## design/flow/run.sh

```bash
#!/bin/bash
# the make line also repeats each setting of config.mk as NAME=value (left out here)
make -C /OpenROAD-flow-scripts/flow DESIGN_CONFIG=/design/flow/config.mk WORK_HOME=/design/flow/orfs CLKGATE_MAP_FILE= finish
```

## design/flow/config.mk

```make
export PLATFORM = sky130hd
export DESIGN_NAME = sin_cos
export DESIGN_NICKNAME = sin_cos
export VERILOG_FILES = /design/flow/design.v
export SDC_FILE = /design/flow/constraint.sdc
export NUM_CORES = 4
export LEC_CHECK = 0
export CAP_MARGIN = 20
export CORE_MARGIN = 2
export CORE_UTILIZATION = 68
export SLEW_MARGIN = 20
```

## design/flow/constraint.sdc

```tcl
create_clock -name core_clock -period 6.3 [get_ports {clock}]
set_input_delay 1.2600 -clock core_clock [delete_from_list [all_inputs] [get_ports {clock}]]
set_output_delay 1.2600 -clock core_clock [all_outputs]
set_load 0.01 [all_outputs]
```

## design/flow/design.v

```verilog
`timescale 1ns/1ps
module rotation #(
	parameter DSIZE		= 16
)(
	input				clock,
	input				rst_n,
	input [DSIZE-1:0]	idata,
	input [DSIZE-1:0]	comp,
	output[DSIZE-1:0]	odata,
	output				cmp_rel			 
);
reg [DSIZE-1:0]	data_reg;
always@(posedge clock,negedge rst_n)
	if(~rst_n)	data_reg	<= {DSIZE{1'b0}};
	else begin
		if(comp > idata)
				data_reg	<= idata;
		else	data_reg	<= idata - comp;
	end   
reg 			cmp_reg;
always@(posedge clock)
	cmp_reg		<= !(comp > idata);
assign	odata	= data_reg;
assign	cmp_rel	= cmp_reg;
endmodule
`timescale 1ns/1ps
module shift_add #(
	parameter	DSIZE	= 16,
	parameter	SNUM	= 0
)(
	input				clock	,
	input				en		,
	input [DSIZE-1:0]	X       ,
	input [DSIZE-1:0]	Y       ,
	output[DSIZE-1:0]	Z       
);
reg [DSIZE:0]		data;
always@(posedge clock)
	if(en)	data	<= X + (Y>>SNUM);
	else	data	<= X;
assign	Z = data[DSIZE]? {DSIZE{1'b1}} : data[DSIZE-1:0];
endmodule
`timescale 1ns/1ps
module shift_sub #(
	parameter	DSIZE	= 16,
	parameter	SNUM
)(
	input				clock	,
	input				en		,
	input [DSIZE-1:0]	X		,
	input [DSIZE-1:0]	Y		,
	output[DSIZE-1:0]	Z
);
reg [DSIZE:0]	data;
always@(posedge clock)
	if(en)	data	<= X - (Y>>SNUM);
	else	data	<= X;
assign	Z	= data[DSIZE]? {DSIZE{1'b0}} : data[DSIZE-1:0];
endmodule
`timescale 1ns/1ps
module collect_cos #(
	parameter		DSIZE	= 16,
	parameter		SEL		= 16
)(
	input				clock	,
	input				en		,
	input [DSIZE-1:0]	X		,
	output[DSIZE-1:0]	Y
);
localparam		CSIZE	= DSIZE;
localparam		COS_45_000		=  0.7071 * 2**CSIZE,      
                COS_26_565      =  0.8944 * 2**CSIZE,
                COS_14_036      =  0.9701 * 2**CSIZE,
                COS_7_1250      =  0.9923 * 2**CSIZE,
                COS_3_5763      =  0.9981 * 2**CSIZE,
                COS_1_7899      =  0.9995 * 2**CSIZE,
                COS_0_8952      =  0.9999 * 2**CSIZE,
                COS_0_4476      =  1.0000 * 2**CSIZE,
                COS_0_2238      =  1.0000 * 2**CSIZE,
                COS_0_1119      =  1.0000 * 2**CSIZE,
                COS_0_0560      =  1.0000 * 2**CSIZE,
                COS_0_0280      =  1.0000 * 2**CSIZE,
                COS_0_0140      =  1.0000 * 2**CSIZE,
                COS_0_0070      =  1.0000 * 2**CSIZE,
                COS_0_0035      =  1.0000 * 2**CSIZE,
                COS_0_0017      =  1.0000 * 2**CSIZE,
	            COS_0_0009	    =  1.0000 * 2**CSIZE;
wire [CSIZE:0]	cos_cf [16:0]	;
assign	cos_cf[ 0]	= COS_45_000		;
assign	cos_cf[ 1]	= COS_26_565		;
assign	cos_cf[ 2]	= COS_14_036		;
assign	cos_cf[ 3]	= COS_7_1250		;
assign	cos_cf[ 4]	= COS_3_5763		;
assign	cos_cf[ 5]	= COS_1_7899		;
assign	cos_cf[ 6]	= COS_0_8952		;
assign	cos_cf[ 7]	= COS_0_4476		;
assign	cos_cf[ 8]	= COS_0_2238		;
assign	cos_cf[ 9]	= COS_0_1119		;
assign	cos_cf[10]	= COS_0_0560		;
assign	cos_cf[11]	= COS_0_0280		;
assign	cos_cf[12]	= COS_0_0140		;
assign	cos_cf[13]	= COS_0_0070		;
assign	cos_cf[14]	= COS_0_0035		;
assign	cos_cf[15]	= COS_0_0017		;
assign	cos_cf[16]	= COS_0_0009		;
localparam [4:0]	SM = (SEL > 16)? 16 : SEL; 
reg [DSIZE+CSIZE-1:0]		mul_data;
always@(posedge clock)
	case(SM)
	5'd0	: mul_data	<= en? X * cos_cf[ 0]	: X << CSIZE ;
	5'd1    : mul_data	<= en? X * cos_cf[ 1]   : X << CSIZE ;
    5'd2    : mul_data	<= en? X * cos_cf[ 2]   : X << CSIZE ;
    5'd3    : mul_data	<= en? X * cos_cf[ 3]   : X << CSIZE ;
    5'd4    : mul_data	<= en? X * cos_cf[ 4]   : X << CSIZE ;
    5'd5    : mul_data	<= en? X * cos_cf[ 5]   : X << CSIZE ;
    5'd6    : mul_data	<= en? X * cos_cf[ 6]   : X << CSIZE ;
    5'd7    : mul_data	<= en? X * cos_cf[ 7]   : X << CSIZE ;
    5'd8    : mul_data	<= en? X * cos_cf[ 8]   : X << CSIZE ;
    5'd9    : mul_data	<= en? X * cos_cf[ 9]   : X << CSIZE ;
    5'd10   : mul_data	<= en? X * cos_cf[10]   : X << CSIZE ;
    5'd11   : mul_data	<= en? X * cos_cf[11]   : X << CSIZE ;
    5'd12   : mul_data	<= en? X * cos_cf[12]   : X << CSIZE ;
    5'd13   : mul_data	<= en? X * cos_cf[13]   : X << CSIZE ;
    5'd14   : mul_data	<= en? X * cos_cf[14]   : X << CSIZE ;
	5'd15   : mul_data	<= en? X * cos_cf[15]   : X << CSIZE ;
	5'd16   : mul_data	<= en? X * cos_cf[16]   : X << CSIZE ;  
	default : mul_data	<= X << DSIZE;
	endcase
assign	Y = mul_data[CSIZE+DSIZE-1-:DSIZE];
endmodule
`timescale 1ns/1ps
module sin_cos #(
	parameter	ASIZE	=	16,
	parameter	DSIZE	= 	16,
	parameter	RNUM	= 	16
)(
	input				clock 	,
	input [ASIZE-1:0]	angle   ,
	output[DSIZE-1:0]	cos		,
	output[DSIZE-1:0]	sin		
);
localparam	RSIZE	= (RNUM > 16)? 16 : RNUM;
localparam		Angle_45		= 45*2**     (1*ASIZE)	/90,			 
				Angle_26		= 26.5651*2**(1*ASIZE)	/90,       
				Angle_14		= 14.0362*2**(1*ASIZE)	/90,       
				Angle_7			= 7.1250*2** (1*ASIZE)	/90,        
				Angle_3			= 3.5763*2** (1*ASIZE)	/90,        
				Angle_1_7899	= 1.7899*2** (1*ASIZE)	/90,        
				Angle_0_8952	= 0.8952*2** (1*ASIZE)	/90,        
				Angle_0_4476	= 0.4476*2** (1*ASIZE)	/90,        
				Angle_0_2238	= 0.2238*2** (1*ASIZE)	/90,        
				Angle_0_1119	= 0.1119*2** (1*ASIZE)	/90,
				Angle_0_0560	= 0.0560*2** (1*ASIZE)	/90,
				Angle_0_0280	= 0.0280*2** (1*ASIZE)	/90,    	
                Angle_0_0140    = 0.0140*2** (1*ASIZE)	/90,
                Angle_0_0070    = 0.0070*2** (1*ASIZE)	/90,
                Angle_0_0035    = 0.0035*2** (1*ASIZE)	/90,
                Angle_0_0017    = 0.0017*2** (1*ASIZE)	/90,
                Angle_0_0009    = 0.0009*2** (1*ASIZE)	/90;
wire [ASIZE-1:0]	ANGLE [16:0];
assign	ANGLE [ 0]	= Angle_45				;    
assign	ANGLE [ 1]	= Angle_26	            ;
assign	ANGLE [ 2]	= Angle_14	            ;
assign	ANGLE [ 3]	= Angle_7		        ;
assign	ANGLE [ 4]	= Angle_3		        ;
assign	ANGLE [ 5]	= Angle_1_7899          ;
assign	ANGLE [ 6]	= Angle_0_8952          ;
assign	ANGLE [ 7]	= Angle_0_4476          ;
assign	ANGLE [ 8]	= Angle_0_2238          ;
assign	ANGLE [ 9]	= Angle_0_1119          ;
assign	ANGLE [10]	= Angle_0_0560          ;
assign	ANGLE [11]	= Angle_0_0280          ;
assign	ANGLE [12]	= Angle_0_0140          ;
assign	ANGLE [13]	= Angle_0_0070          ;
assign	ANGLE [14]	= Angle_0_0035          ;
assign	ANGLE [15]	= Angle_0_0017          ;
assign	ANGLE [16]	= Angle_0_0009          ;
wire[ASIZE-1:0]		angle_value	[RSIZE-1:0];
wire[ASIZE-1:0]		angle_rotate_result [RSIZE-1:0];	 
reg [RSIZE-1:0]		rotation_occure;
wire[RSIZE-1:0]		shift_en;			
assign	angle_value[0] = angle;
genvar II;
generate
for(II=0;II<RSIZE;II=II+1)begin:LOOP_BLOCK
rotation #(
	.DSIZE			(ASIZE)
)rotation_inst(
	.clock			(clock						),
	.rst_n          (1'b1						),
	.idata          (angle_value[II]			),
	.comp           (ANGLE[II]					),
	.odata          (angle_rotate_result[II]	),
	.cmp_rel		(shift_en[II]				)
);
if(II != (RSIZE-1))begin
assign	angle_value[II+1]	= angle_rotate_result[II];
end
end
endgenerate
wire[DSIZE:0]	xcoords_value 	[RSIZE-1:0];
wire[DSIZE:0]	ycoords_value	[RSIZE-1:0];
wire[DSIZE:0]	x_shift_result [RSIZE-1:0];
wire[DSIZE:0]	y_shift_result [RSIZE-1:0];
assign	xcoords_value[0]	= 1'b1<<DSIZE;
assign	ycoords_value[0]	= {DSIZE{1'b0}};
generate
for (II = 0;II<RSIZE;II=II+1)begin:SHIFT_BLOCK
shift_sub #(
	.DSIZE		(DSIZE+1		),
	.SNUM 		(II				)
)shift_sub_inst(
	.clock		(clock					),
	.en			(shift_en[II]           ),
	.X			(xcoords_value[II]          ),
	.Y			(ycoords_value[II]          ),
	.Z      	(x_shift_result[II]   )
);
shift_add #(
	.DSIZE		(DSIZE+1		),
	.SNUM 		(II				)
)shift_add_inst(
	.clock		(clock					),
	.en			(shift_en[II]           ),
	.X			(ycoords_value[II]          ),
	.Y			(xcoords_value[II]          ),
	.Z      	(y_shift_result[II]   )
);
if(II != (RSIZE-1))begin
assign	ycoords_value[II+1] = y_shift_result[II];
assign	xcoords_value[II+1]	= x_shift_result[II];
end
end
endgenerate
wire[DSIZE-1:0]		cos_coeff [RSIZE-1:0];
wire[DSIZE-1:0]		cos_coeff_result [RSIZE-1:0];
assign	cos_coeff[0]	= {DSIZE{1'b1}};
generate
for(II=0;II<RSIZE;II=II+1)begin:COS_COEFF_BLOCK
collect_cos #(
	.DSIZE			(DSIZE		),
	.SEL			(II			)
)collect_cos_inst(
	.clock			(clock					),
	.en				(shift_en[II]           ),
	.X				(cos_coeff[II]          ),
	.Y      		(cos_coeff_result[II]   )
);
if(II != (RSIZE-1))begin
assign	 cos_coeff[II+1] = cos_coeff_result[II];
end
end
endgenerate
reg [DSIZE+DSIZE:0]		X_reg,Y_reg;
always@(posedge clock)begin
	X_reg	<=  cos_coeff_result[RSIZE-1][DSIZE-1:0] *  x_shift_result[RSIZE-1][DSIZE-:(DSIZE+1)]; 
	Y_reg	<=  cos_coeff_result[RSIZE-1][DSIZE-1:0] *  y_shift_result[RSIZE-1][DSIZE-:(DSIZE+1)]; 
end
assign	cos	= X_reg[DSIZE+DSIZE-1-:DSIZE];
assign	sin	= Y_reg[DSIZE+DSIZE-1-:DSIZE];
endmodule
```

==> results of run 1 <==
-- metal layers --
layer / track usage, % / up-vias
li1: - / 27300
met5: 0 / -
met2: 54.5 / 1317
met4: 11.0 / 2
met1: 38.1 / 27400
met3: 4.39 / 353
-- per-stage QoR --
stage                     instances  TNS, ns  instance area (sq um)
final                         10200        0                  87400
after global routing          10200   -0.419                  87400
after CTS                     10200        0                  86700
after detailed placement      10000    -2.34                  83000
after global placement        10000   -0.914                  83000
after floorplan                8376  -0.0283                  79200
-- timing repair --
item,CTS,global route
endpoints found under the hold margin,0,0
setup buffers,0,22
setup endpoints to repair,23,47
cloned,0,2
gates resized,20,143
pin swaps,2,83
-- cell type report --
class / count / share of cell area [%]
Timing Repair Buffer: 340 / 3.35
Multi-Input combinational cell: 5794 / 62.1
Clock buffer: 135 / 3.30
Tap cell: 1524 / 2.18
Clock inverter: 57 / 0.849
Inverter: 1400 / 6.01
Sequential cell: 970 / 22.2
==> run notes, run 1 <==
run metrics: status=timing/DRC/antenna clean, Hold Path Class=reg2reg, share of flip-flops with an asynchronous set or reset=0%, Compound Share, Synth=8.84%, Max-area cell share=24.5%, syn_area_per_cell=9.46 sq um, Top delay family on crit path=adder cells, DRC=0, die area=119,000 sq um, Worst R2R Start=SHIFT_BLOCK[15].shift_add_inst.data[17]$_SDFF_PN0_, Post-Place Worst Slack=-0.315 ns, Fin. Hold Viols=0, DRT Pass-1 Iters=9, simple-gate area share of the yosys netlist=14.0%, Vias=56,300, logic area=54,300 sq um, Port Buf Inserts=48, ant diodes=0, synth cell count leaders=1,393 x inv_1, 970 x dfxtp_1, 919 x fa_1, Core Util, Final=75.6%, Post-synth EDFFs=0, total global-route track usage=30.7%, highest metal used=met5, vias in the first global route=59,500, Crit path top cell by count=fa_1, CP peak stage delay=0.54 ns, DR vias/cell=5.51, FP Core Util=68.4%, register share after synthesis=24.5%, Register Area=19,400 sq um, pin count of the biggest net entering global routing=42, DRT iter0 DRCs=2,858, area delta synth->final=10.5%, worst path bufs/invs=7, Fin Hold WS=0.308 ns, PnR worst setup slack=0.132 ns, RSZ-0062 raised after global routing=true, synthesis area per yosys=79,100 sq um, antenna violations before repair=1, Cell Type Count=99, TritonCTS clock tree=built, FF-to-FF End=Y_reg[28]$_DFF_P_, max-cap violations=0, Die Y=345 um, worst path arrival time=6.76 ns, Slew headroom=39.8%, Clock Path Buffers=3, WP depth=23, Startpoint Class=flop, kind of critical path=reg2reg, leading post-synthesis cells by cell area=dfxtp_1 25%, fa_1 23%, ha_1 14%, Mapped Cells=8,368, Adder Area Share=37.7%, Mapped Area=79,100 sq um, FILL cells=8,372, CTS Buf Count=103, skew final=0.0527 ns, Syn. warnings=354, Die W=345 um, IO Count=49, post-route minimum period=6.17 ns, worst-path fanout max=8, routed wl met2=89,800 um, Routed Antenna Nets=0, R2R depth=23, Nets=10,500, wire length on met3=7950 um, crit end category=flop, remaining global-route overflow=0, Max Slew Vio Count=0, # setup viols final=0, Clock Sinks=970, Hold-fix buffers, CTS=0, cycle use final=97.9%, clk slew on worst S/H paths=0.06 ns, Hold Path Depth=0, WL/cell=17.5 um, Synth Area in XOR/XNOR=5.49%, Cell Chain, Critical Path=buf_6 -> or2_4 -> buf_4 -> buf_4 -> nand2_1 -> fa_1 -> fa_1 -> inv_1 -> fa_1 -> fa_1 -> fa_1 -> inv_1 -> fa_1 -> inv_1 -> ha_1 -> nor2_1 -> nor2b_1 -> o21ai_1 -> or4b_4 -> a31oi_4 -> o21ai_2 -> buf_4 -> xor2_2, first-pass GRT wire length=298,000 um, yosys stat cell total=8,368, Peak Freq=162 MHz, DP HPWL=144,000 um, CP Capture Point=Y_reg[28]$_DFF_P_, Root Driver=clkbuf_16, Worst EP required=6.89 ns, Critical Path Source=SHIFT_BLOCK[15].shift_add_inst.data[17]$_SDFF_PN0_, RePlAce Congestion=0.936, most frequent cell after synthesis=inv_1, slowest CP cell=or4b_4, htree depth=3, Total Wirelength=179,000 um, area leader, netlist=dfxtp_1, Cell Rows=125, main flop type after synthesis=dfxtp_1, area fraction in mux cells=1.70%, min-delay src=COS_COEFF_BLOCK[11].collect_cos_inst.mul_data[28]$_DFF_P_, Worst Max-Slew Pin Slew=0.893 ns, Hold Crit Endpoint=COS_COEFF_BLOCK[12].collect_cos_inst.mul_data[28]$_DFF_P_, Late-Pin Clk Latency=0.74 ns, Yosys reg bits=970, core region area=116,000 sq um, Log Warnings=85, r2r setup slk=0.13 ns, Top logic family=adder cells, WL met1=74,400 um
==> run 2, diff against run 1 <==
- CORE_UTILIZATION: 68 -> 10
- clock period: 6.3 -> 8.07 ns (I/O delays scaled with it)
==> run 2 against run 1 <==
Still clean. Hold slack got worse by 0.018 ns. Count of clock-buffer cells in the layout fell by 21. First-iteration DRC count fell by 4.8%. Global-route usage fell by 26 points. Design area rose by 9.2%. Core utilization fell by 63 points. Critical endpoint is now X_reg[31]$_DFF_P_. Non-clock buffer count fell by 241. Largest cell class unchanged. Area after synthesis did not move. Routed wire length fell by 3.6%.
==> run notes, run 2 <==
run metrics: status=timing/DRC/antenna clean, Slew headroom=25.8% (-14 points), DRT iter0 DRCs=2,720 (-4.8%), Mapped Area=79,100 sq um (unchanged), post-route minimum period=7.02 ns (+0.855 ns), slowest CP cell=nor2b_1, simple-gate area share of the yosys netlist=14.0% (unchanged), htree depth=3 (unchanged), Cell Rows=326 (+160%), skew final=0.0588 ns (+0.00605 ns), clk slew on worst S/H paths=0.07 ns (about the same), FF-to-FF End=X_reg[31]$_DFF_P_, highest metal used=met4, WL/cell=9.09 um (-48%), DR vias/cell=2.86 (-48%), Startpoint Class=flop, WL met1=86,200 um (+16%), R2R depth=20 (-13%), Fin. Hold Viols=0 (unchanged), Hold Path Class=reg2reg, DRC=0 (unchanged), CTS resizes=0 (-100%), area fraction in mux cells=1.70% (unchanged), WP depth=20 (-13%), CP peak stage delay=0.73 ns (+0.19 ns), Vias=54,100 (-3.9%), RSZ-0062 raised after global routing=false, r2r setup slk=1.05 ns (+0.91 ns), Hold-fix buffers, CTS=0 (unchanged), routed wl met2=75,600 um (-16%), Root Driver=clkbuf_16, worst path bufs/invs=3 (-4), Adder Area Share=37.7% (unchanged), CP Capture Point=X_reg[31]$_DFF_P_, RePlAce Congestion=0.836 (-11%), Worst R2R Start=SHIFT_BLOCK[15].shift_sub_inst.data[17]$_SDFF_PN0_, Clock Path Buffers=3 (unchanged), TritonCTS clock tree=built, worst path arrival time=7.71 ns (+0.95 ns), Max-area cell share=24.5% (unchanged), Synth Area in XOR/XNOR=5.49% (unchanged), Top delay family on crit path=adder cells, Mapped Cells=8,368 (unchanged), Routed Antenna Nets=0 (unchanged), Die W=894 um (+160%), Top logic family=adder cells, die area=799,000 sq um (+570%), Critical Path Source=SHIFT_BLOCK[15].shift_sub_inst.data[17]$_SDFF_PN0_, pin count of the biggest net entering global routing=59 (+40%), Post-synth EDFFs=0 (unchanged), share of flip-flops with an asynchronous set or reset=0% (unchanged), area leader, netlist=dfxtp_1, area delta synth->final=20.7%, post-CTS setup buffer count=0 (unchanged), Crit path top cell by count=fa_1, DP HPWL=142,000 um (-1.9%), Die Y=894 um (+160%), most frequent cell after synthesis=inv_1, Peak Freq=142 MHz (-12%), vias in the first global route=56,600 (-5.0%), wire length on met3=7220 um (-9.2%), Cell Type Count=99 (unchanged), DRT Pass-1 Iters=7 (-2), worst-path fanout max=17 (+9), post-route insts no fill=18,900 (+85%), yosys stat cell total=8,368 (unchanged), syn_area_per_cell=9.46 sq um (unchanged), remaining global-route overflow=0 (unchanged), Max Slew Vio Count=0 (unchanged), Final TNS setup=0 ns (unchanged), Worst EP required=8.76 ns (+1.87 ns), crit end category=flop, cell total after placement=18,800 (+87%), Compound Share, Synth=8.84% (unchanged), leading post-synthesis cells by cell area=dfxtp_1 25%, fa_1 23%, ha_1 14%, Yosys reg bits=970 (unchanged), # setup viols final=0 (unchanged), Hold Crit Endpoint=COS_COEFF_BLOCK[14].collect_cos_inst.mul_data[22]$_DFF_P_, synth cell count leaders=1,393 x inv_1, 970 x dfxtp_1, 919 x fa_1, CTS Buf Count=89 (-14%), Total Wirelength=172,000 um (-3.6%), Cell Chain, Critical Path=nor2b_1 -> nand2_1 -> fa_1 -> fa_1 -> fa_1 -> inv_1 -> fa_1 -> fa_1 -> inv_1 -> fa_1 -> inv_1 -> ha_1 -> a211o_1 -> a21oi_1 -> o211a_1 -> a21oi_1 -> o2111ai_1 -> a21oi_1 -> or3_1 -> nand3_1, antenna violations before repair=6 (+5), kind of critical path=reg2reg, IO Count=49 (unchanged), Log Warnings=81 (-4.7%), Worst Max-Slew Pin Slew=1.11 ns (+0.217 ns), max-cap violations=0 (unchanged), Late-Pin Clk Latency=0.75 ns (about the same), Clock Sinks=970 (unchanged), min-delay src=COS_COEFF_BLOCK[13].collect_cos_inst.mul_data[22]$_DFF_P_, total global-route track usage=4.28% (-26 points), first-pass GRT wire length=289,000 um (-3.0%), FP Core Util=10.0% (-58 points), register share after synthesis=24.5% (unchanged), Nets=10,200 (-2.4%), synthesis area per yosys=79,100 sq um (unchanged), Port Buf Inserts=48 (unchanged), core region area=788,000 sq um (+580%), Hold Path Depth=0 (unchanged), Syn. warnings=354 (unchanged), main flop type after synthesis=dfxtp_1, cycle use final=87.0% (-11 points)
-- run 2: through the flow --
| stage | utilization (%) | instance area [sq um] | setup slack (ns) | hold WS (ns) |
|---|---|---|---|---|
| floorplan | - | 79200 | 1.46 | 0.310 |
| global placement | 11.7 | 92300 | 1.20 | 0.311 |
| detailed placement | 11.7 | 92300 | 1.04 | 0.312 |
| CTS | 12.1 | 95500 | 1.03 | 0.286 |
| global route | 12.1 | 95500 | 0.604 | 0.287 |
| finish | 12.1 | 95500 | 1.05 | 0.290 |
-- run 2: area by class of cell --
type | count | area, sq um
diodes | 2 | 5.00
clock buffers | 114 | 2470
clock inverters | 46 | 694
fillers | 89700 | 693000
inverters | 1400 | 5260
multi-input cells | 5793 | 53700
flip-flops and latches | 970 | 19400
well taps | 10500 | 13100
repair buffers | 99 | 863
-- run 2: per-layer routing --
layer	vias up	track usage [%]
li1	26800	-
met1	26100	6.04
met2	972	6.87
met3	213	0.726
met4	0	0.795
met5	-	0
==> run 3, diff against run 2 <==
- CORE_UTILIZATION: 10 -> 72
- CTS_CLUSTER_SIZE: default -> 36
- PLACE_DENSITY_LB_ADDON: default -> 0.0
- SETUP_SLACK_MARGIN: default -> 1.53
- clock period: 8.07 -> 5.34 ns (I/O delays scaled with it)
==> run 3 against run 2 <==
The layout now fails its checks (setup timing). Hold slack gained 0.014 ns. Die size shrank 86%.
==> run notes, run 3 <==
run metrics: vias in the first global route=64,400 (+14%), post-route minimum period=6.32 ns (-0.700 ns), DRC=0 (unchanged), skew final=0.0514 ns (-0.00738 ns), CTS Buf Count=98 (+10%), R2R depth=23 (+15%), htree depth=3 (unchanged), WP depth=23 (+15%), area leader, netlist=dfxtp_1, slowest CP cell=or4b_4, Nets=10,900 (+6.7%), Cell Chain, Critical Path=buf_8 -> or2_4 -> and2_4 -> fa_1 -> inv_2 -> fa_2 -> fa_1 -> fa_1 -> inv_2 -> fa_1 -> inv_1 -> fa_1 -> inv_2 -> ha_4 -> nand2_4 -> or4b_4 -> a211oi_4 -> or4b_4 -> a31oi_4 -> buf_6 -> o21ai_4 -> buf_4 -> xor2_1, IO Count=49 (unchanged), Peak Freq=158 MHz (+11%), simple-gate area share of the yosys netlist=14.0% (unchanged), cycle use final=118% (+31 points), Post-Place Worst Slack=-1.05 ns (-2.09 ns), SO Faults=setup timing, die area=113,000 sq um (-86%), Worst Max-Slew Pin Slew=0.992 ns (-0.118 ns), placed inst area=86,200 sq um (-6.7%), pin count of the biggest net entering global routing=42 (-29%), Max Slew Vio Count=0 (unchanged), Syn. warnings=354 (unchanged), kind of critical path=reg2reg, Crit path top cell by count=fa_1, leading post-synthesis cells by cell area=dfxtp_1 25%, fa_1 23%, ha_1 14%, Root Driver=clkbuf_16, # setup viols final=87 (+87), Cell Type Count=99 (unchanged), WL/cell=19.3 um (+110%), worst path bufs/invs=7 (+4), remaining global-route overflow=0 (unchanged), DRT Pass-1 Iters=9 (+2), CP Capture Point=Y_reg[28]$_DFF_P_, Yosys reg bits=970 (unchanged), core region area=109,000 sq um (-86%), CP peak stage delay=0.56 ns (-0.17 ns), Routed Antenna Nets=0 (unchanged), Post-synth EDFFs=0 (unchanged), Clock Path Buffers=3 (unchanged), worst-path fanout max=6 (-11), Hold-fix buffers, CTS=0 (unchanged), clk slew on worst S/H paths=0.07 ns (about the same), total global-route track usage=35.3% (+31 points), Hold Crit Endpoint=COS_COEFF_BLOCK[11].collect_cos_inst.mul_data[16]$_DFF_P_, FF-to-FF End=Y_reg[28]$_DFF_P_, met2 Use GR=63.6% (+57 points), Cell Rows=121 (-63%), Die Y=336 um (-62%), min-delay src=COS_COEFF_BLOCK[10].collect_cos_inst.mul_data[16]$_DFF_P_, register share after synthesis=24.5% (unchanged), Hold Path Depth=0 (unchanged), Final TNS setup=-42.14 ns (-42.14 ns), Total Wirelength=203,000 um (+18%), Mapped Cells=8,368 (unchanged), Adder Area Share=37.7% (unchanged), syn_area_per_cell=9.46 sq um (unchanged), Port Buf Inserts=48 (unchanged), Max-area cell share=24.5% (unchanged), Synth Area in XOR/XNOR=5.49% (unchanged), crit end category=flop, area fraction in mux cells=1.70% (unchanged), Die W=336 um (-62%), Critical Path Source=SHIFT_BLOCK[15].shift_add_inst.data[17]$_SDFF_PN0_, gr busiest metal=met2, Worst EP required=5.95 ns (-2.81 ns), share of flip-flops with an asynchronous set or reset=0% (unchanged), TritonCTS clock tree=built, area delta synth->final=17.3%, most frequent cell after synthesis=inv_1, Top delay family on crit path=adder cells, max-cap violations=0 (unchanged), PnR worst setup slack=-0.983 ns (-2.03 ns), Top logic family=adder cells, first-pass GRT wire length=319,000 um (+10%), Startpoint Class=flop, synthesis area per yosys=79,100 sq um (unchanged), Mapped Area=79,100 sq um (unchanged), FP Core Util=72.6% (+63 points), RePlAce Congestion=0.933 (+12%), Slew headroom=33.1% (+7.3 points), status=failed layout checks, Vias=60,800 (+12%), Clock Sinks=970 (unchanged), main flop type after synthesis=dfxtp_1, Compound Share, Synth=8.84% (unchanged), DP HPWL=149,000 um (+5.3%), synth cell count leaders=1,393 x inv_1, 970 x dfxtp_1, 919 x fa_1, design area=92,900 sq um (-2.8%), r2r setup slk=-0.98 ns (-2.03 ns), met3 Use GR=5.20% (+4.5 points), FILL cells=5,936 (-93%), antenna violations before repair=6 (unchanged), yosys stat cell total=8,368 (unchanged), Fin. Hold Viols=0 (unchanged), DRT iter0 DRCs=4,125 (+52%), Log Warnings=84 (+3.7%), met1 GRT Util=40.6% (+35 points), RSZ-0062 raised after global routing=true, DR vias/cell=5.78 (+100%), Worst R2R Start=SHIFT_BLOCK[15].shift_add_inst.data[17]$_SDFF_PN0_, Late-Pin Clk Latency=0.72 ns (-0.03 ns), Hold Path Class=reg2reg, worst path arrival time=6.94 ns (-0.77 ns)
## run 3: layer usage
metal | routed length [um] | vias to the layer above | part of all wire (%)
met1 | 75700 | 29500 | 37
met5 | 41 | - | 0.020
met4 | 12900 | 6 | 6.4
li1 | - | 28200 | -
met3 | 11300 | 865 | 5.6
met2 | 103000 | 2299 | 51
## run 3: stage by stage
| stage | hold slack (ns) | std cells | utilization [%] |
|---|---|---|---|
| 2_1_floorplan | 0.310 | 8376 | - |
| 3_3_place_gp | 0.310 | 10200 | 79.0 |
| 3_5_place_dp | 0.312 | 10200 | 79.0 |
| 4_1_cts | 0.307 | 10500 | 84.0 |
| 5_1_grt | 0.309 | 10500 | 85.2 |
| 6_report | 0.304 | 10500 | 85.2 |
## run 3: cell type report
| type | count | area (sq um) | share of cell area, % |
|---|---|---|---|
| antenna | 1 | 2.50 | 0.00269 |
| clock buffer | 115 | 2600 | 2.80 |
| clock inverter | 63 | 900 | 0.969 |
| inverter | 1400 | 5280 | 5.69 |
| multi-input combinational | 5793 | 56200 | 60.5 |
| sequential | 970 | 19500 | 21.0 |
| tap | 1414 | 1770 | 1.91 |
| timing repair buffer | 770 | 6600 | 7.11 |
## run 3: repair_timing
item	CTS	global route
pin swaps	170	161
buffers inserted	81	50
resized	275	221
endpoints found under the hold margin	0	0
setup endpoints to repair	112	121
==> run 4, diff against run 3 <==
- ABC_AREA: default -> 1
- CORE_UTILIZATION: 72 -> 71
- CTS_CLUSTER_SIZE: 36 -> 91
- PLACE_DENSITY: default -> 0.42
- PLACE_DENSITY_LB_ADDON: 0.0 -> default
- SETUP_SLACK_MARGIN: 1.53 -> 1.35
- clock period: 5.34 -> 5.07 ns (I/O delays scaled with it)
==> run 4 against run 3 <==
Still fails the layout checks on setup timing. First-iteration DRC count up 77%. Non-clock buffer count shrank 84. Sequential cell count did not move. Cell count up 29%. Via count rose by 29%. Critical path depth shrank 3. Sequential share of layout area is 2.0 points lower. Fmax is 14% higher.
==> run notes, run 4 <==
run metrics: Hold Path Depth=0 (unchanged), Mapped Cells=11,200 (+34%), FF-to-FF End=COS_COEFF_BLOCK[5].collect_cos_inst.mul_data[29]$_DFF_P_, die area=125,000 sq um (+11%), RePlAce Congestion=0.983 (+5.4%), CP Capture Point=COS_COEFF_BLOCK[5].collect_cos_inst.mul_data[29]$_DFF_P_, Top logic family=adder cells, Die Y=353 um (+5.3%), post-route insts no fill=13,500 (+29%), area leader, netlist=dfxtp_1, synth cell count leaders=2,501 x nand2_1, 2,335 x inv_1, 1,086 x nor2_1, Clock Sinks=970 (unchanged), worst-path fanout max=4 (-2), Worst R2R Start=COS_COEFF_BLOCK[4].collect_cos_inst.mul_data[21]$_DFF_P_, antenna violations before repair=5 (-1), Fin. Hold Viols=0 (unchanged), Hold Crit Endpoint=LOOP_BLOCK[11].rotation_inst.data_reg[0]$_DFF_P_, Die W=353 um (+5.3%), Post-synth EDFFs=0 (unchanged), Syn. warnings=354 (unchanged), worst path arrival time=6.16 ns (-0.78 ns), remaining global-route overflow=0 (unchanged), pin count of the biggest net entering global routing=47 (+12%), TritonCTS clock tree=built, Synth Area in XOR/XNOR=4.14% (-1.4 points), area delta synth->final=18.5%, first-pass GRT wire length=395,000 um (+24%), Post-Place Worst Slack=-0.421 ns (+0.628 ns), Startpoint Class=flop, Clock Path Buffers=3 (unchanged), Yosys reg bits=970 (unchanged), r2r setup slk=-0.48 ns (+0.50 ns), WP depth=20 (-13%), Hold-fix buffers, CTS=0 (unchanged), Peak Freq=180 MHz (+14%), logic area=62,600 sq um (+11%), DRT iter0 DRCs=7,289 (+77%), RSZ-0062 raised after global routing=true, total global-route track usage=39.1% (+3.9 points), Total Wirelength=264,000 um (+30%), PnR worst setup slack=-0.482 ns (+0.501 ns), status=failed layout checks, Port Buf Inserts=48 (unchanged), Cell Type Count=66 (-33%), Nets=13,700 (+26%), Root Driver=clkbuf_16, # setup viols final=81 (-6.9%), post-route minimum period=5.55 ns (-0.771 ns), Worst Max-Slew Pin Slew=1.19 ns (+0.196 ns), FILL cells=6,888 (+16%), Vias=78,400 (+29%), kind of critical path=reg2reg, Late-Pin Clk Latency=0.74 ns (+0.02 ns), Routed Antenna Nets=0 (unchanged), Max Slew Vio Count=0 (unchanged), worst path bufs/invs=4 (-3), most frequent cell after synthesis=nand2_1, vias in the first global route=79,600 (+24%), Critical Path Source=COS_COEFF_BLOCK[4].collect_cos_inst.mul_data[21]$_DFF_P_, max-cap violations=0 (unchanged), Mapped Area=86,600 sq um (+9.4%), main flop type after synthesis=dfxtp_1, CTS Buf Count=98 (unchanged), Max-area cell share=22.4% (-2.1 points), DRT Pass-1 Iters=14 (+5), Cell Chain, Critical Path=fa_2 -> inv_1 -> fa_1 -> fa_1 -> fa_1 -> inv_2 -> fa_1 -> inv_2 -> fa_1 -> inv_2 -> ha_4 -> nand2_4 -> nor2_4 -> nand2_2 -> nor2_1 -> nand2_1 -> nand2_1 -> nand2_1 -> nand3_1 -> nand2_1, Crit path top cell by count=fa_1, yosys stat cell total=11,200 (+34%), CP peak stage delay=0.72 ns (+0.16 ns), design area=103,000 sq um (+11%), FP Core Util=71.4% (-1.3 points), Cell Rows=128 (+5.8%), share of flip-flops with an asynchronous set or reset=0% (unchanged), SO Faults=setup timing, cell total after placement=13,200 (+30%), WL/cell=19.5 um (+1.1%), Slew headroom=20.8% (-12 points), Register Area=19,600 sq um (+0.15%), placed inst area=93,600 sq um (+8.6%), Hold Path Class=reg2reg, Top delay family on crit path=adder cells, DR vias/cell=5.79 (+0.22%), Adder Area Share=34.5% (-3.3 points), simple-gate area share of the yosys netlist=22.2% (+8.2 points), synthesis area per yosys=86,600 sq um (+9.4%), skew final=0.0609 ns (+0.00953 ns), R2R depth=20 (-13%), clk slew on worst S/H paths=0.07 ns (about the same), leading post-synthesis cells by cell area=dfxtp_1 22%, fa_1 21%, ha_1 13%, crit end category=flop, Log Warnings=86 (+2.4%), register share after synthesis=22.4% (-2.1 points), min-delay src=LOOP_BLOCK[10].rotation_inst.data_reg[0]$_DFF_P_, htree depth=3 (unchanged), DP HPWL=190,000 um (+27%), cycle use final=110% (-8.9 points), syn_area_per_cell=7.72 sq um (-18%), area fraction in mux cells=0.0260% (-1.7 points), Final TNS setup=-17.16 ns (+24.98 ns), DRC=0 (unchanged), slowest CP cell=fa_1, Compound Share, Synth=5.40% (-3.4 points), IO Count=49 (unchanged), core region area=121,000 sq um (+11%), Worst EP required=5.68 ns (-0.27 ns)
[run 4: routing by layer]
metal	wire length [um]	GRT usage [%]	up-vias
met3	22800	6.11	1707
met4	21100	21.8	4
li1	-	-	35400
met1	92300	45.0	36800
met2	127000	69.5	4466
met5	23	0	-
[run 4: what timing repair did]
item | 4_1_cts | 5_1_grt
gates resized | 669 | 688
buffers inserted | 63 | 66
pin swaps | 322 | 383
cloned | 3 | 0
setup endpoints to repair | 112 | 112
[run 4: per-stage QoR]
stage          hold WS [ns]  util (%)
2_1_floorplan         0.310         -
3_3_place_gp          0.310      77.1
3_5_place_dp          0.312      77.1
4_1_cts               0.323      82.2
5_1_grt               0.317      84.6
6_report              0.312      84.6
[run 4: cell type report]
class	count	share of cell area [%]
clock inverters	47	0.553
clock buffers	129	2.65
flip-flops and latches	970	19.0
inverters	2390	8.91
repair inverters	2	0.0134
well taps	1625	1.98
diodes	3	0.00731
multi-input cells	7689	61.0
repair buffers	686	5.82
==> run 5, diff against run 4 <==
- ABC_AREA: 1 -> default
- CORE_UTILIZATION: 71 -> 66
- CTS_CLUSTER_SIZE: 91 -> default
- PLACE_DENSITY: 0.42 -> default
- SETUP_SLACK_MARGIN: 1.35 -> default
- clock period: 5.07 -> 5.55 ns (I/O delays scaled with it)
==> run 5 against run 4 <==
First-iteration DRC count fell by 61%. Global-route usage fell by 9.0 points. Setup slack got worse by 0.15 ns. Critical endpoint is now Y_reg[29]$_DFF_P_. Synthesized cell count fell by 25%. Register-to-register slack got worse by 0.15 ns. Die size fell by 1.7%. Still fails the layout checks on setup timing. Clock skew rose by 0.017 ns. Via count fell by 27%. Critical path type unchanged.
==> run notes, run 5 <==
run metrics: synthesis area per yosys=79,100 sq um (-8.6%), Port Buf Inserts=48 (unchanged), total global-route track usage=30.2% (-9.0 points), simple-gate area share of the yosys netlist=14.0% (-8.2 points), Core Util, Final=76.5% (-8.1 points), Worst EP required=6.11 ns (+0.43 ns), Worst R2R Start=SHIFT_BLOCK[15].shift_add_inst.data[17]$_SDFF_PN0_, worst path bufs/invs=5 (+1), RSZ-0062 raised after global routing=true, slowest CP cell=fa_2, most frequent cell after synthesis=inv_1, cell total after placement=10,300 (-22%), Die Y=350 um (-0.85%), FILL cells=8,630 (+25%), Hold Path Class=reg2reg, Critical Path Source=SHIFT_BLOCK[15].shift_add_inst.data[17]$_SDFF_PN0_, Worst Max-Slew Pin Slew=0.969 ns (-0.220 ns), area delta synth->final=15.4%, DRT iter0 DRCs=2,833 (-61%), Hold Path Depth=0 (unchanged), Synth Area in XOR/XNOR=5.49% (+1.4 points), WL/cell=17.0 um (-12%), Compound Share, Synth=8.84% (+3.4 points), worst-path fanout max=7 (+3), pin count of the biggest net entering global routing=43 (-8.5%), Total Wirelength=181,000 um (-31%), Hold-fix buffers, CTS=0 (unchanged), ant diodes=0 (-3), share of flip-flops with an asynchronous set or reset=0% (unchanged), status=failed layout checks, Max-area cell share=24.5% (+2.1 points), Die W=350 um (-0.85%), SO Faults=setup timing, CP peak stage delay=0.58 ns (-0.14 ns), remaining global-route overflow=0 (unchanged), Startpoint Class=flop, Hold Crit Endpoint=COS_COEFF_BLOCK[15].collect_cos_inst.mul_data[18]$_DFF_P_, Peak Freq=162 MHz (-10%), Nets=10,800 (-21%), register share after synthesis=24.5% (+2.1 points), Post-Place Worst Slack=-0.757 ns (-0.336 ns), skew final=0.0774 ns (+0.0165 ns), Fin Hold WS=0.299 ns (-0.0128 ns), Root Driver=clkbuf_16, Clock Sinks=970 (unchanged), FF-to-FF End=Y_reg[29]$_DFF_P_, area leader, netlist=dfxtp_1, FP Core Util=66.2% (-5.1 points), # setup viols final=48 (-41%), DRT Pass-1 Iters=6 (-8), Max Slew Vio Count=0 (unchanged), Cell Chain, Critical Path=buf_6 -> or2_4 -> and2_4 -> fa_1 -> inv_2 -> fa_2 -> fa_2 -> fa_1 -> inv_1 -> fa_1 -> inv_1 -> fa_1 -> inv_2 -> ha_4 -> nand2_2 -> or4b_4 -> a211oi_4 -> or4b_4 -> a31oi_4 -> o21ai_2 -> a21oi_2 -> xnor2_1, RePlAce Congestion=0.923 (-6.2%), Routed Antenna Nets=0 (unchanged), logic area=55,500 sq um (-11%), main flop type after synthesis=dfxtp_1, Fin. Hold Viols=0 (unchanged), WP depth=22 (+10%), first-pass GRT wire length=299,000 um (-24%), Final TNS setup=-14.73 ns (+2.43 ns), PnR worst setup slack=-0.630 ns (-0.148 ns), placed inst area=85,500 sq um (-8.6%), syn_area_per_cell=9.46 sq um (+22%), Clock Path Buffers=3 (unchanged), worst path arrival time=6.74 ns (+0.58 ns), Top logic family=adder cells, clk slew on worst S/H paths=0.06 ns (about the same), Adder Area Share=37.7% (+3.3 points), Late-Pin Clk Latency=0.75 ns (about the same), leading post-synthesis cells by cell area=dfxtp_1 25%, fa_1 23%, ha_1 14%, post-route minimum period=6.18 ns (+0.628 ns), Crit path top cell by count=fa_1, Mapped Cells=8,368 (-25%), max-cap violations=0 (unchanged), TritonCTS clock tree=built, CP Capture Point=Y_reg[29]$_DFF_P_, synth cell count leaders=1,393 x inv_1, 970 x dfxtp_1, 919 x fa_1, kind of critical path=reg2reg, htree depth=3 (unchanged), crit end category=flop, area fraction in mux cells=1.70% (+1.7 points), vias in the first global route=60,500 (-24%), R2R depth=22 (+10%), DR vias/cell=5.41 (-6.6%), Mapped Area=79,100 sq um (-8.6%), r2r setup slk=-0.63 ns (-0.15 ns), Cell Type Count=99 (+50%), die area=123,000 sq um (-1.7%), antenna violations before repair=2 (-3), DP HPWL=144,000 um (-24%), design area=91,400 sq um (-11%), CTS Buf Count=102 (+4.1%), DRC=0 (unchanged), Register Area=19,500 sq um (-0.26%), core region area=119,000 sq um (-1.6%), Slew headroom=35.3% (+15 points), Vias=57,400 (-27%), IO Count=49 (unchanged), cycle use final=111% (+1.8 points), post-route insts no fill=10,600 (-22%), Top delay family on crit path=adder cells, Log Warnings=86 (unchanged), yosys stat cell total=8,368 (-25%), Cell Rows=127 (-0.78%), Syn. warnings=354 (unchanged), min-delay src=COS_COEFF_BLOCK[14].collect_cos_inst.mul_data[18]$_DFF_P_, Yosys reg bits=970 (unchanged), Post-synth EDFFs=0 (unchanged)
-- run 5: final cells by class --
class / count / share of cell area, %
Timing Repair Buffer: 639 / 5.98
Clock buffer: 130 / 3.08
Clock inverter: 61 / 0.924
Tap cell: 1612 / 2.21
Sequential cell: 970 / 21.3
Inverter: 1400 / 5.77
Multi-Input combinational cell: 5795 / 60.7
-- run 5: what timing repair did --
item,4_1_cts,5_1_grt
gates cloned,3,1
buffers inserted,32,48
gates resized,174,221
endpoints found under the setup margin,70,94
pin swaps,99,160
-- run 5: per-layer routing --
layer  track usage [%]  wire length, um  share of wire (%)
met1              37.2            76000                 42
met2              54.3            91100                 50
met3              3.46             7050                3.9
met4              11.2             6650                3.7
met5                 0               14             0.0077
==> run 6, diff against run 5 <==
- CORE_UTILIZATION: 66 -> 40
- clock period: 5.55 -> 6.5 ns (I/O delays scaled with it)
==> run 6 against run 5 <==
The run now finishes clean. Via count down 5.0%. Cell count up 5.7%. Clock skew shrank 0.026 ns. Sequential cell count is the same. Critical path depth unchanged. Synthesized cell count unchanged. Fmax down 0.69%. Highest routed layer is now met4.
==> run notes, run 6 <==
run metrics: DP HPWL=142,000 um (-1.6%), met3 Use GR=2.07% (-1.4 points), Max-area cell share=24.5% (unchanged), Worst R2R Start=SHIFT_BLOCK[15].shift_add_inst.data[17]$_SDFF_PN0_, IO Count=49 (unchanged), Die Y=449 um (+28%), clk slew on worst S/H paths=0.06 ns (about the same), Syn. warnings=354 (unchanged), simple-gate area share of the yosys netlist=14.0% (unchanged), max-cap violations=0 (unchanged), Fin. Hold Viols=0 (unchanged), register share after synthesis=24.5% (unchanged), Slew headroom=39.2% (+3.9 points), Hold Path Class=reg2reg, Mapped Cells=8,368 (unchanged), most frequent cell after synthesis=inv_1, area leader, netlist=dfxtp_1, Yosys reg bits=970 (unchanged), Crit path top cell by count=fa_1, DRC=0 (unchanged), FP Core Util=40.2% (-26 points), Critical Path Source=SHIFT_BLOCK[15].shift_add_inst.data[17]$_SDFF_PN0_, Root Driver=clkbuf_16, Top logic family=adder cells, area fraction in mux cells=1.70% (unchanged), RSZ-0062 raised after global routing=true, Cell Chain, Critical Path=buf_4 -> or2_2 -> and2_1 -> fa_1 -> fa_1 -> fa_1 -> fa_1 -> fa_1 -> inv_1 -> fa_1 -> inv_1 -> ha_1 -> buf_4 -> a21oi_1 -> o21a_1 -> a2bb2oi_1 -> nand4_1 -> nand2_2 -> buf_4 -> o21ai_0 -> a211oi_1 -> nor2_1, FF-to-FF End=Y_reg[26]$_DFF_P_, Cell Rows=163 (+28%), Hold Crit Endpoint=COS_COEFF_BLOCK[14].collect_cos_inst.mul_data[29]$_DFF_P_, post-route minimum period=6.22 ns (+0.0430 ns), WP depth=22 (unchanged), share of flip-flops with an asynchronous set or reset=0% (unchanged), die area=201,000 sq um (+64%), synthesis area per yosys=79,100 sq um (unchanged), Log Warnings=83 (-3.5%), FILL cells=19,000 (+120%), TritonCTS clock tree=built, WL/cell=15.4 um (-9.8%), met2 Use GR=31.3% (-23 points), placed inst area=83,400 sq um (-2.4%), Die W=449 um (+28%), Clock Sinks=970 (unchanged), gr busiest metal=met2, Hold-fix buffers, CTS=0 (unchanged), DRT iter0 DRCs=2,636 (-7.0%), Synth Area in XOR/XNOR=5.49% (unchanged), Peak Freq=161 MHz (-0.69%), Port Buf Inserts=48 (unchanged), Post-Place Worst Slack=-0.124 ns (+0.633 ns), htree depth=3 (unchanged), status=timing/DRC/antenna clean, worst path arrival time=6.81 ns (+0.07 ns), skew final=0.0517 ns (-0.0258 ns), slowest CP cell=fa_1, Cell Type Count=99 (unchanged), design area=87,300 sq um (-4.4%), area delta synth->final=10.4%, syn_area_per_cell=9.46 sq um (unchanged), first-pass GRT wire length=288,000 um (-3.5%), Adder Area Share=37.7% (unchanged), RePlAce Congestion=0.899 (-2.5%), Nets=10,300 (-4.0%), kind of critical path=reg2reg, Max Slew Vio Count=0 (unchanged), Compound Share, Synth=8.84% (unchanged), Late-Pin Clk Latency=0.75 ns (about the same), Clock Path Buffers=3 (unchanged), CTS Buf Count=106 (+3.9%), CP Capture Point=Y_reg[26]$_DFF_P_, Mapped Area=79,100 sq um (unchanged), remaining global-route overflow=0 (unchanged), core region area=197,000 sq um (+65%), leading post-synthesis cells by cell area=dfxtp_1 25%, fa_1 23%, ha_1 14%, Vias=54,500 (-5.0%), Worst EP required=7.09 ns (+0.98 ns), PnR worst setup slack=0.277 ns (+0.907 ns), # setup viols final=0 (-100%), pin count of the biggest net entering global routing=59 (+37%), vias in the first global route=57,700 (-4.7%), Top delay family on crit path=adder cells, antenna violations before repair=6 (+4), r2r setup slk=0.28 ns (+0.91 ns), CP peak stage delay=0.55 ns (-0.03 ns), Hold Path Depth=0 (unchanged), yosys stat cell total=8,368 (unchanged), Routed Antenna Nets=0 (unchanged), Total Wirelength=172,000 um (-4.7%), R2R depth=22 (unchanged), main flop type after synthesis=dfxtp_1, total global-route track usage=17.3% (-13 points), DRT Pass-1 Iters=6 (unchanged), synth cell count leaders=1,393 x inv_1, 970 x dfxtp_1, 919 x fa_1, worst path bufs/invs=5 (unchanged), min-delay src=COS_COEFF_BLOCK[13].collect_cos_inst.mul_data[29]$_DFF_P_, met1 GRT Util=21.4% (-16 points), DR vias/cell=4.87 (-10%), Startpoint Class=flop, crit end category=flop, worst-path fanout max=14 (+7), Worst Max-Slew Pin Slew=0.910 ns (-0.0584 ns), cycle use final=95.7% (-16 points), Post-synth EDFFs=0 (unchanged)
run 6: final cells by class:
cell class                      count  area, sq um  area share, %
Antenna cell                        3         7.51        0.00859
Timing Repair Buffer              205         1800           2.06
Clock inverter                     51          659          0.755
Inverter                         1400         5260           6.02
Sequential cell                   970        19400           22.2
Multi-Input combinational cell   5793        53800           61.6
Tap cell                         2640         3300           3.78
Clock buffer                      147         3080           3.52
run 6: timing repair:
item,in CTS,in global routing
setup buffers,0,2
pin swaps,1,4
resized,10,33
setup endpoints to repair,8,17
run 6: layer usage:
metal	vias to the layer above	share of wire, %
li1	27100	-
met3	279	3.1
met2	814	50
met1	26300	44
met5	-	0
met4	0	3.1
run 6: stage by stage:
step           util, %  TNS, ns  hold slack [ns]  instances
2_1_floorplan        -  -0.0717            0.310       8376
3_3_place_gp      42.4   -0.104            0.310      11000
3_5_place_dp      42.4   -0.275            0.312      11000
4_1_cts           44.3        0            0.311      11200
5_1_grt           44.3  -0.0626            0.318      11200
6_report          44.3        0            0.297      11200
==> run 7, diff against run 6 <==
- CELL_PAD_IN_SITES_GLOBAL_PLACEMENT: default -> 1
- CTS_CLUSTER_DIAMETER: default -> 363
- GPL_ROUTABILITY_DRIVEN: default -> 0
- PLACE_DENSITY_LB_ADDON: default -> 0.25
==> run 7 against run 6 <==
Via count is 0.27% higher. Global-route usage is 0.85 points higher. Routed wire length up 3.9%. Count of clock-buffer cells in the layout grew 1. Sequential cell count is the same. Critical endpoint is now COS_COEFF_BLOCK[5].collect_cos_inst.mul_data[27]$_DFF_P_. Still clean.
==> run notes, run 7 <==
run metrics: DR vias/cell=4.87 (about the same), Log Warnings=82 (-1.2%), leading post-synthesis cells by cell area=dfxtp_1 25%, fa_1 23%, ha_1 14%, Cell Chain, Critical Path=inv_1 -> fa_1 -> fa_1 -> fa_1 -> inv_1 -> fa_1 -> fa_1 -> inv_1 -> fa_1 -> inv_1 -> ha_1 -> a2111o_1 -> a211oi_2 -> o21ai_2 -> a2111oi_4 -> buf_4 -> o311ai_2 -> a21boi_0 -> xor2_1 -> a21oi_1, Root Driver=clkbuf_16, Post-synth EDFFs=0 (unchanged), Yosys reg bits=970 (unchanged), Top delay family on crit path=adder cells, die area=201,000 sq um (unchanged), clk slew on worst S/H paths=0.06 ns (about the same), area fraction in mux cells=1.70% (unchanged), Top logic family=adder cells, Hold-fix buffers, CTS=0 (unchanged), max-cap violations=0 (unchanged), vias in the first global route=58,000 (+0.53%), DRC=0 (unchanged), worst path bufs/invs=5 (unchanged), Port Buf Inserts=48 (unchanged), Synth Area in XOR/XNOR=5.49% (unchanged), htree depth=3 (unchanged), register share after synthesis=24.5% (unchanged), FILL cells=19,200 (+1.0%), Crit path top cell by count=fa_1, Hold Path Depth=0 (unchanged), Mapped Cells=8,368 (unchanged), IO Count=49 (unchanged), synthesis area per yosys=79,100 sq um (unchanged), Clock Path Buffers=3 (unchanged), CP peak stage delay=0.60 ns (+0.05 ns), share of flip-flops with an asynchronous set or reset=0% (unchanged), Critical Path Source=COS_COEFF_BLOCK[4].collect_cos_inst.mul_data[24]$_DFF_P_, WL/cell=15.9 um (+3.7%), yosys stat cell total=8,368 (unchanged), Mapped Area=79,100 sq um (unchanged), CTS Buf Count=110 (+3.8%), Die W=449 um (unchanged), post-route minimum period=6.21 ns (-0.00861 ns), Worst R2R Start=COS_COEFF_BLOCK[4].collect_cos_inst.mul_data[24]$_DFF_P_, r2r setup slk=0.29 ns (about the same), Max-area cell share=24.5% (unchanged), core region area=197,000 sq um (unchanged), post-route insts no fill=11,200 (+0.19%), slowest CP cell=fa_1, simple-gate area share of the yosys netlist=14.0% (unchanged), Startpoint Class=flop, most frequent cell after synthesis=inv_1, Worst EP required=7.09 ns (about the same), area delta synth->final=10.6%, cell total after placement=11,000 (+0.16%), logic area=53,800 sq um (about the same), DRT iter0 DRCs=2,672 (+1.4%), FP Core Util=40.2% (unchanged), DP HPWL=148,000 um (+3.9%), crit end category=flop, total global-route track usage=18.2% (+0.85 points), Total Wirelength=179,000 um (+3.9%), remaining global-route overflow=0 (unchanged), area leader, netlist=dfxtp_1, Hold Crit Endpoint=COS_COEFF_BLOCK[10].collect_cos_inst.mul_data[28]$_DFF_P_, Die Y=449 um (unchanged), skew final=0.0327 ns (-0.0190 ns), FF-to-FF End=COS_COEFF_BLOCK[5].collect_cos_inst.mul_data[27]$_DFF_P_, pin count of the biggest net entering global routing=59 (unchanged), WP depth=20 (-9.1%), DRT Pass-1 Iters=6 (unchanged), main flop type after synthesis=dfxtp_1, min-delay src=COS_COEFF_BLOCK[9].collect_cos_inst.mul_data[28]$_DFF_P_, Worst Max-Slew Pin Slew=1.00 ns (+0.0915 ns), antenna violations before repair=3 (-3), Post-Place Worst Slack=-0.105 ns (+0.0184 ns), Late-Pin Clk Latency=0.74 ns (about the same), cycle use final=95.6% (-0.13 points), Vias=54,700 (+0.27%), Slew headroom=33.1% (-6.1 points), worst-path fanout max=4 (-10), Hold Path Class=reg2reg, first-pass GRT wire length=300,000 um (+3.9%), Routed Antenna Nets=0 (unchanged), TritonCTS clock tree=built, Max Slew Vio Count=0 (unchanged), Core Util, Final=44.4% (+0.097 points), Register Area=19,400 sq um (about the same), Fin. Hold Viols=0 (unchanged), Cell Rows=163 (unchanged), status=timing/DRC/antenna clean, # setup viols final=0 (unchanged), Adder Area Share=37.7% (unchanged), synth cell count leaders=1,393 x inv_1, 970 x dfxtp_1, 919 x fa_1, Nets=10,400 (+0.23%), Syn. warnings=354 (unchanged), Peak Freq=161 MHz (+0.14%), Cell Type Count=99 (unchanged), R2R depth=20 (-9.1%), Compound Share, Synth=8.84% (unchanged), PnR worst setup slack=0.285 ns (+0.00861 ns), Clock Sinks=970 (unchanged), worst path arrival time=6.80 ns (about the same), syn_area_per_cell=9.46 sq um (unchanged), kind of critical path=reg2reg, CP Capture Point=COS_COEFF_BLOCK[5].collect_cos_inst.mul_data[27]$_DFF_P_
[run 7: what timing repair did]
action / 4_1_cts / 5_1_grt
endpoints found under the setup margin: 7 / 23
pin swaps: 0 / 3
buffers inserted: 0 / 4
resized: 3 / 32
cloned: 0 / 0
[run 7: final cells by class]
type	count	share of cell area [%]
Multi-Input combinational cell	5793	61.5
Sequential cell	970	22.2
Inverter	1400	6.01
Tap cell	2640	3.77
Clock buffer	148	3.57
Timing Repair Buffer	225	2.27
Clock inverter	52	0.726
Antenna cell	2	0.00572
[run 7: per-layer routing]
metal	vias up	global-route usage (%)	share of wire [%]
met2	678	31.9	49
met5	-	0	0.0073
met4	2	4.65	2.5
met1	26600	23.6	46
met3	257	2.16	3.0
li1	27200	-	-
[run 7: metrics by stage]
stage / cell area, sq um / TNS (ns) / hold WS (ns)
2_1_floorplan: 79200 / -0.0717 / 0.310
3_3_place_gp: 83600 / -0.0393 / 0.310
3_5_place_dp: 83600 / -0.336 / 0.312
4_1_cts: 87400 / 0 / 0.298
5_1_grt: 87500 / -0.0450 / 0.317
6_report: 87500 / 0 / 0.306
==> run 8, diff against run 7 <==
- CELL_PAD_IN_SITES_GLOBAL_PLACEMENT: 1 -> default
- GPL_ROUTABILITY_DRIVEN: 0 -> default
- HOLD_SLACK_MARGIN: default -> -0.03
==> run 8 against run 7 <==
Non-clock buffer count shrank 7. Count of clock-buffer cells in the layout shrank 5. Cell count barely moved. Core utilization down 0.084 points. Routed wire length is 2.8% lower. Setup slack lost 0.020 ns.
==> run notes, run 8 <==
run metrics: status=timing/DRC/antenna clean, CP peak stage delay=0.57 ns (-0.03 ns), Root Driver=clkbuf_16, placed inst area=83,500 sq um (-0.11%), slowest CP cell=fa_2, Startpoint Class=flop, Slew headroom=36.3% (+3.2 points), register share after synthesis=24.5% (unchanged), CP Capture Point=COS_COEFF_BLOCK[6].collect_cos_inst.mul_data[28]$_DFF_P_, synthesis area per yosys=79,100 sq um (unchanged), wire length on met3=5040 um (-6.5%), Late-Pin Clk Latency=0.73 ns (about the same), PnR worst setup slack=0.266 ns (-0.0195 ns), Peak Freq=160 MHz (-0.31%), Hold Path Class=reg2reg, most frequent cell after synthesis=inv_1, crit end category=flop, DP HPWL=143,000 um (-3.2%), Syn. warnings=354 (unchanged), RePlAce Congestion=0.886, DRC=0 (unchanged), Top logic family=adder cells, Cell Chain, Critical Path=inv_1 -> fa_2 -> fa_1 -> inv_1 -> fa_1 -> inv_1 -> fa_1 -> fa_1 -> inv_1 -> fa_1 -> ha_1 -> a211oi_1 -> o21ai_0 -> a221oi_2 -> o21ai_1 -> a221o_1 -> a21oi_1 -> xnor2_1 -> mux2_2, Worst Max-Slew Pin Slew=0.954 ns (-0.0474 ns), highest metal used=met4, R2R depth=19 (-5.0%), DRT iter0 DRCs=2,489 (-6.8%), leading post-synthesis cells by cell area=dfxtp_1 25%, fa_1 23%, ha_1 14%, FF-to-FF End=COS_COEFF_BLOCK[6].collect_cos_inst.mul_data[28]$_DFF_P_, Hold Crit Endpoint=COS_COEFF_BLOCK[7].collect_cos_inst.mul_data[19]$_DFF_P_, RSZ-0062 raised after global routing=true, post-route minimum period=6.23 ns (+0.0195 ns), Synth Area in XOR/XNOR=5.49% (unchanged), Top delay family on crit path=adder cells, # setup viols final=0 (unchanged), Max Slew Vio Count=0 (unchanged), FP Core Util=40.2% (unchanged), worst path bufs/invs=4 (-1), CTS Buf Count=106 (-3.6%), Post-Place Worst Slack=-0.00238 ns (+0.103 ns), Hold Path Depth=0 (unchanged), WL/cell=15.5 um (-2.7%), remaining global-route overflow=0 (unchanged), WL met1=77,400 um (-5.7%), Routed Antenna Nets=0 (unchanged), area leader, netlist=dfxtp_1, IO Count=49 (unchanged), share of flip-flops with an asynchronous set or reset=0% (unchanged), worst path arrival time=6.83 ns (+0.03 ns), Mapped Cells=8,368 (unchanged), Yosys reg bits=970 (unchanged), simple-gate area share of the yosys netlist=14.0% (unchanged), FILL cells=18,900 (-1.3%), Port Buf Inserts=48 (unchanged), design area=87,400 sq um (-0.19%), Post-synth EDFFs=0 (unchanged), htree depth=3 (unchanged), kind of critical path=reg2reg, syn_area_per_cell=9.46 sq um (unchanged), Log Warnings=83 (+1.2%), Worst EP required=7.10 ns (about the same), min-delay src=COS_COEFF_BLOCK[6].collect_cos_inst.mul_data[19]$_DFF_P_, DRT Pass-1 Iters=6 (unchanged), antenna violations before repair=2 (-1), WP depth=19 (-5.0%), Crit path top cell by count=fa_1, Die W=449 um (unchanged), Worst R2R Start=COS_COEFF_BLOCK[5].collect_cos_inst.mul_data[23]$_DFF_P_, r2r setup slk=0.27 ns (-0.02 ns), synth cell count leaders=1,393 x inv_1, 970 x dfxtp_1, 919 x fa_1, DR vias/cell=4.85 (-0.38%), die area=201,000 sq um (unchanged), Critical Path Source=COS_COEFF_BLOCK[5].collect_cos_inst.mul_data[23]$_DFF_P_, area delta synth->final=10.4%, Nets=10,300 (-0.11%), first-pass GRT wire length=292,000 um (-2.7%), Compound Share, Synth=8.84% (unchanged), Clock Sinks=970 (unchanged), Fin. Hold Viols=0 (unchanged), skew final=0.0602 ns (+0.0274 ns), clk slew on worst S/H paths=0.06 ns (about the same), pin count of the biggest net entering global routing=59 (unchanged), TritonCTS clock tree=built, Die Y=449 um (unchanged), vias in the first global route=57,600 (-0.73%), Cell Type Count=99 (unchanged), core region area=197,000 sq um (unchanged), Adder Area Share=37.7% (unchanged), Vias=54,400 (-0.47%), worst-path fanout max=5 (+1), cycle use final=95.9% (+0.30 points), Mapped Area=79,100 sq um (unchanged), total global-route track usage=17.5% (-0.65 points), Max-area cell share=24.5% (unchanged), area fraction in mux cells=1.70% (unchanged), max-cap violations=0 (unchanged), yosys stat cell total=8,368 (unchanged), routed wl met2=87,300 um (+0.27%), Cell Rows=163 (unchanged), main flop type after synthesis=dfxtp_1, Clock Path Buffers=3 (unchanged), Total Wirelength=174,000 um (-2.8%)
## run 8: what timing repair did
action / CTS / global route
buffers inserted: 0 / 1
pin swaps: 0 / 10
hold buffers: 0 / 0
gates resized: 2 / 34
cloned: 0 / 0
setup endpoints to repair: 4 / 28
## run 8: layer usage
metal	track usage (%)	vias up
met5	0	-
met4	4.30	0
met3	2.08	241
met2	31.7	781
met1	22.1	26300
li1	-	27100
## run 8: layout make-up
cell class | instances | area (sq um) | share of cell area (%)
diodes | 2 | 5.00 | 0.00573
clock buffers | 143 | 3020 | 3.46
clock inverters | 53 | 698 | 0.799
inverters | 1400 | 5260 | 6.01
multi-input cells | 5793 | 53800 | 61.6
flip-flops and latches | 970 | 19400 | 22.2
well taps | 2640 | 3300 | 3.78
repair buffers | 218 | 1870 | 2.14
## run 8: through the flow
| step | TNS (ns) | hold WS (ns) | util (%) | std cells |
|---|---|---|---|---|
| global route | -0.134 | 0.307 | 44.3 | 11200 |
| global placement | 0 | 0.310 | 42.4 | 11000 |
| detailed placement | -0.00238 | 0.312 | 42.4 | 11000 |
| finish | 0 | 0.291 | 44.3 | 11200 |
| CTS | 0 | 0.299 | 44.3 | 11200 |
| floorplan | -0.0717 | 0.310 | - | 8376 |
